== v47 ==
## SimpleCPU
module SimpleCPU(clk, rst, data_fromRAM, wrEn, addr_toRAM, data_toRAM, pCounter);
Size in the first run: roughly 5,300 cells after synthesis, roughly 90 flip-flops, ~0.041 mm2 of cells after synthesis.
clock: 10.9 ns
lec_check: 0
cap_margin: 20
core_margin: 2
core_utilization: 65
cts_cluster_diameter: 336
setup_slack_margin: -0.79
slew_margin: 20
tns_end_percent: 5
run.sh (not shown) runs the stock make flow with config.mk's settings and CLKGATE_MAP_FILE=.
Run status, v47: aborted in 5_1_grt, error GRT-0232
Setup changes, v47 to v56
- clearing TNS_END_PERCENT, which used to be 5
- swapping 336 for 337 in CTS_CLUSTER_DIAMETER
- swapping 10.9 for 11.0 in the clock period (ns, I/O delays scaled along)
==> comparison <==
- Number of cells in the yosys synthesis report: v56 vs v47 — no meaningful difference
- Diff v47 -> v56: async set-reset flop share out of synthesis roughly the same, number of nets at floorplan barely changed, total CTS buffers about even, cell count after placement saw little to no change.
- | post-synthesis sequential area ratio | v47 vs v56 | ≈ equal |
- Reported for v47 and v56, number of storage elements in the synthesis netlist turned out identical to the last digit.
- Of v47 and v56, none finishes clean.
- What ended v47 was a tool error in 5_1_grt; the run never finished.
- Compared with v47, v56 shows number of gates given a new drive strength after cts lower by 16.
- As far as number of sinks on the clock net goes, v47 and v56 are indistinguishable; the numbers are identical.
- Between v56 and v47, the netlist area before placement figures differ only marginally.
- | setup slack after placement | v56 vs v47 | better |
Modified inputs, v31 compared to v56
- CORE_UTILIZATION now 40, was 65
- CTS_CLUSTER_DIAMETER no longer set, was 337
- SETUP_SLACK_MARGIN no longer set, was -0.79
- the clock period (ns, I/O delays scaled along) now 14.0, was 11.0
==> comparison <==
v31 has completed all stages; timing, DRC and antenna checks passed. v31 vs v56 — total cell area at the placement stage dropped by a few percent. Compared with v56, in v31 detailed placement HPWL rose 8.5%; chip area rose by about 60%; worst setup slack after placement has increased; initial core utilization fell by 25 points. Diff v56..v31 | yosys synthesis chip area | unchanged.
Changes in v3 relative to v31:
- putting ABC_AREA at 1 where nothing was set
- putting CTS_CLUSTER_SIZE at 98 where nothing was set
- putting PLACE_DENSITY_LB_ADDON at 0.03 where nothing was set
- swapping 2 for 7 in CORE_MARGIN
- putting SETUP_SLACK_MARGIN at 3.85 where nothing was set
- putting TNS_END_PERCENT at 10 where nothing was set
- putting CTS_CLUSTER_DIAMETER at 232 where nothing was set
[summary]
Cell with the largest stage delay on the worst path = a221oi_2: v31; cell with the largest stage delay on the worst path = fa_1: v3. Sort v3 and v31 by clock latency on the worst-skew pair desc -> top: v3. Both conditions hold for v3: the flow ran to the end and the final layout passed the timing, DRC and antenna checks. Timing-limited maximum frequency (v3 vs. v31) increases by more than 10%. Diff v31 -> v3 | post-layout instance area | increase of 6.6%. Count of cells resized by post-cts repair, v3 and v31, higher one = v3.
--- input diff v3..v15 ---
- CAP_MARGIN: 20 -> 30
- MIN_ROUTING_LAYER: unset -> met2
- SLEW_MARGIN: 20 -> 0
- CTS_CLUSTER_SIZE: 98 -> 93
- MAX_ROUTING_LAYER: unset -> met4
- PLACE_DENSITY_LB_ADDON: 0.03 -> unset
- SETUP_SLACK_MARGIN: 3.85 -> unset
- ABC_AREA: 1 -> unset
- CTS_CLUSTER_DIAMETER: 232 -> 325
- CELL_PAD_IN_SITES_DETAIL_PLACEMENT: unset -> 1
- TNS_END_PERCENT: 10 -> 90
- CORE_MARGIN: 7 -> 4
- PLACE_DENSITY: unset -> 0.9
- CORE_ASPECT_RATIO: unset -> 0.95
- GPL_ROUTABILITY_DRIVEN: unset -> 0
Findings:
- Among v3 and v15, the run that stopped before the end is v15, and it is the only one.
- 5_1_grt: v15 exited with error
- Post-synthesis cell type count: v3 and v15 compared, higher one is v15
- v15 vs. v3: post-synthesis mux area share went up by 4.7 points.
- Relative to v3, post-CTS setup repair buffer count decreased by 22 in v15.
- Summary of v15 over v3: synthesized area lower, post-synthesis cell count from yosys fell by 1,220, placed wire-length estimate increased 51,000 um.
- v15 vs v3 — synthesized cell count dropped by more than 10%


== run 1 ==
The RTL this note starts from:
==> flow/design.v <==
`timescale 1ns / 1ps
module SimpleCPU(clk, rst, data_fromRAM, wrEn, addr_toRAM, data_toRAM, pCounter);
parameter SIZE = 10;
input clk, rst;
input wire [31:0] data_fromRAM;
output reg wrEn;
output reg [SIZE-1:0] addr_toRAM;
output reg [31:0] data_toRAM;
output reg [SIZE-1:0] pCounter;
reg [ 3:0] opcode, opcodeNext;
reg [13:0] operand1, operand2, operand1Next, operand2Next;
reg [SIZE-1:0]   pCounterNext;
reg [31:0] num1, num2, num1Next, num2Next;
reg [ 3:0] state, stateNext;
always @(posedge clk)begin
	state    <= stateNext;
	pCounter <= pCounterNext;
	opcode   <= opcodeNext;
	operand1 <= operand1Next;
	operand2 <= operand2Next;
	num1     <= num1Next;
	num2     <= num2Next;
end
always @*begin
	stateNext    = state;
	pCounterNext = pCounter;
	opcodeNext   = opcode;
	operand1Next = operand1;
	operand2Next = operand2;
	num1Next     = num1;
	num2Next     = num2;
	addr_toRAM   = 0;
	wrEn         = 0;
	data_toRAM   = 0;
if(rst)
	begin
	stateNext    = 0;
	pCounterNext = 0;
	opcodeNext   = 0;
	operand1Next = 0;
	operand2Next = 0;
	num1Next     = 0;
	num2Next     = 0;
	addr_toRAM   = 0;
	wrEn         = 0;
	data_toRAM   = 0;
	end
else 
	case(state)                       
		0: begin											 
			pCounterNext = pCounter;
			opcodeNext   = opcode;
			operand1Next = 0;
			operand2Next = 0;
			addr_toRAM   = pCounter;
			num2Next     = 0;
			wrEn         = 0;
			data_toRAM   = 0;
			stateNext    = 1;
		end 
		1:begin                    
			pCounterNext = pCounter;
			opcodeNext   = {data_fromRAM[28], data_fromRAM[31:29]};
			operand1Next = data_fromRAM[27:14];
			operand2Next = data_fromRAM[13:0];
			addr_toRAM   = operand1Next;
			num1Next     = data_fromRAM;
			wrEn         = 0;
			data_toRAM   = 0;
			if( {data_fromRAM[28], data_fromRAM[31:29]} == 4'b0101 ) 	begin
				stateNext = 5;
				addr_toRAM = data_fromRAM[13:0];
				num1Next = operand1;
			end
			else if( {data_fromRAM[28], data_fromRAM[31:29]} == 4'b1101 ) 	begin
				stateNext = 6;
				addr_toRAM = data_fromRAM[27:14];
				num1Next = operand1;
			end
			else if(data_fromRAM[28] == 0 )  
				stateNext = 2;  
			else 
				stateNext = 3;
		end
		2: begin          
			pCounterNext = pCounter;
			opcodeNext   = opcode;
			operand1Next = operand1;
			operand2Next = operand2;
			addr_toRAM   = operand2;
			num1Next     = data_fromRAM;
			wrEn         = 0;
			data_toRAM   = operand2;
			stateNext = 3;
		end
		3: begin            
			pCounterNext = pCounter + 1;
			opcodeNext = opcode;
			operand1Next = operand1;
			operand2Next = operand2;
			addr_toRAM = operand1;
			num1Next = num1;
			wrEn = 1;
			stateNext = 0;
			case(opcode)                       
				4'b0000: data_toRAM = num1Next + data_fromRAM;  
				4'b1000: data_toRAM = data_fromRAM + operand2;  
				4'b0001: data_toRAM = ~(num1Next & data_fromRAM);  
				4'b1001: data_toRAM = ~(data_fromRAM & operand2);  
				4'b0010: begin 
					if(data_fromRAM < 32)
						data_toRAM = num1 >> data_fromRAM; 
					else
						data_toRAM = num1 << (data_fromRAM - 32); 
				end
				4'b1010: begin 
					if(operand2 < 32)
						data_toRAM = data_fromRAM >> operand2; 
					else
						data_toRAM = data_fromRAM << (operand2 - 32); 
				end
				4'b0011: data_toRAM = num1Next < data_fromRAM;  
				4'b1011: data_toRAM = data_fromRAM < operand2;  
				4'b0100: data_toRAM = data_fromRAM;  
				4'b1100: data_toRAM = operand2;  
				4'b0101: begin 
					data_toRAM = data_fromRAM;
					addr_toRAM = operand1;
					wrEn = 1;
				end
				4'b1101: begin  
					num2Next = data_fromRAM;
					addr_toRAM = num2;
					data_toRAM = data_fromRAM;
					wrEn = 1;
				end
				4'b0110: begin  
					if(data_fromRAM == 0)
						pCounterNext = num1;
					else
						pCounterNext = pCounter + 1;
					wrEn = 0;
				end
				4'b1110: begin
					pCounterNext = data_fromRAM + operand2;  
					wrEn = 0;
				end
				4'b0111: data_toRAM = num1Next * data_fromRAM;  
				4'b1111: data_toRAM = data_fromRAM * operand2;  
			endcase 
		end
		4:begin                    
			pCounterNext = pCounter + 1;
			opcodeNext   = 4'b0100;
			operand1Next = operand1;
			operand2Next = operand2;
			data_toRAM	 = num2;
			wrEn         = 1; 
			stateNext 	 = 0; 
			if(opcode == 4'b0101)
				addr_toRAM   = operand1;
			else if (opcode == 4'b1101)
				addr_toRAM   = num1 ;
		end
		5: begin      
			pCounterNext = pCounter;
			opcodeNext   = opcode;
			operand1Next = operand1;
			operand2Next = operand2;
			addr_toRAM   = data_fromRAM;
			num1Next     = data_fromRAM;
			wrEn         = 0;
			data_toRAM   = operand2;
			stateNext = 3;
		end
		6: begin      
			pCounterNext = pCounter;
			opcodeNext   = opcode;
			operand1Next = operand1;
			operand2Next = operand2;
			addr_toRAM   = data_fromRAM;
			num1Next     = data_fromRAM;
			num2Next     = data_fromRAM;
			wrEn         = 0;
			data_toRAM   = operand2;
			stateNext = 2;
		end
		default: begin
			stateNext    = 0;
			pCounterNext = 0;
			opcodeNext   = 0;
			operand1Next = 0;
			operand2Next = 0;
			num1Next     = 0;
			num2Next     = 0;
			addr_toRAM   = 0;
			wrEn         = 0;
			data_toRAM   = 0;
		end
	endcase
end
endmodule
make LEC_CHECK=0 CAP_MARGIN=10 CORE_MARGIN=2 CORE_UTILIZATION=72 CTS_CLUSTER_DIAMETER=105 CTS_CLUSTER_SIZE=57 HOLD_SLACK_MARGIN=0.3 MAX_ROUTING_LAYER=met4 PLACE_DENSITY_LB_ADDON=0.01 SETUP_SLACK_MARGIN=2.17 SLEW_MARGIN=20 TNS_END_PERCENT=40 finish   # period 7.64 ns
Run 1: it failed during 5_1_grt, and the tool reported GRT-0116.
Inputs modified between run 1 and run 2:
Settings: setting ABC_AREA to 1 for the first time; removing TNS_END_PERCENT (formerly 40); changing CORE_UTILIZATION from 72 to 40; changing CTS_CLUSTER_DIAMETER from 105 to 196; removing CTS_CLUSTER_SIZE (formerly 57); removing MAX_ROUTING_LAYER (formerly met4); removing PLACE_DENSITY_LB_ADDON (formerly 0.01); changing CAP_MARGIN from 10 to 20; removing SETUP_SLACK_MARGIN (formerly 2.17); changing the clock period (ns, I/O delays scaled along) from 7.64 to 14.0.
--- outcome ---
- Run 2 did not stop at any stage, and its layout met the timing, DRC and antenna checks.
- From run 1 to run 2 the numbers moved as follows: share of synthesized area occupied by flip-flops and latches lower, core area higher, area reported by Yosys stat higher, share of synthesized cell area in and, or, nand and nor gates higher.
- Cell area after synthesis in run 2 is 0.0019 mm² above run 1.
## Diff of input files: run 3 against run 2
Settings: an added MAX_ROUTING_LAYER of met4; a deleted ABC_AREA that had been 1; an added GPL_ROUTABILITY_DRIVEN of 0; a deleted HOLD_SLACK_MARGIN that had been 0.3; an added MIN_ROUTING_LAYER of met2; a change of CTS_CLUSTER_DIAMETER from 196 to 325.
Results
Run 3 did not make it past 5_1_grt, where a tool error ended it. The lower die area came out of run 3. Placement-stage cell area | run 3 below run 2. Diff run 2 -> run 3: cell total in the yosys stat output lost 1,220; multiplexer fraction of the synthesized cell area has increased; floorplan core density decreased by 0.22 points relative to the old numbers.
For run 4, these inputs were changed with respect to run 3:
Settings: MIN_ROUTING_LAYER removed (was met2); MAX_ROUTING_LAYER removed (was met4); CTS_CLUSTER_DIAMETER removed (was 325); CORE_UTILIZATION changed from 40 to 52; GPL_ROUTABILITY_DRIVEN removed (was 0).
Results
- From run 3 to run 4 the numbers moved as follows: count of hold-fix buffers inserted at cts now sits at about the same level, total die size decreased 0.024 mm², total core area went down by 23%.
- [flow] run 4 | stages: complete | final checks: fail | reason: setup timing
- As far as chip area line of the yosys report goes, run 3 and run 4 are indistinguishable; the numbers are identical.
- Quantity of gates resized following cts came out higher on run 4 than on run 3.
- Sequential-to-total area share from yosys stat came out exactly the same in run 4 and run 3.
- Diff run 3 -> run 4 | initial cell density of the core | increase of 12 points
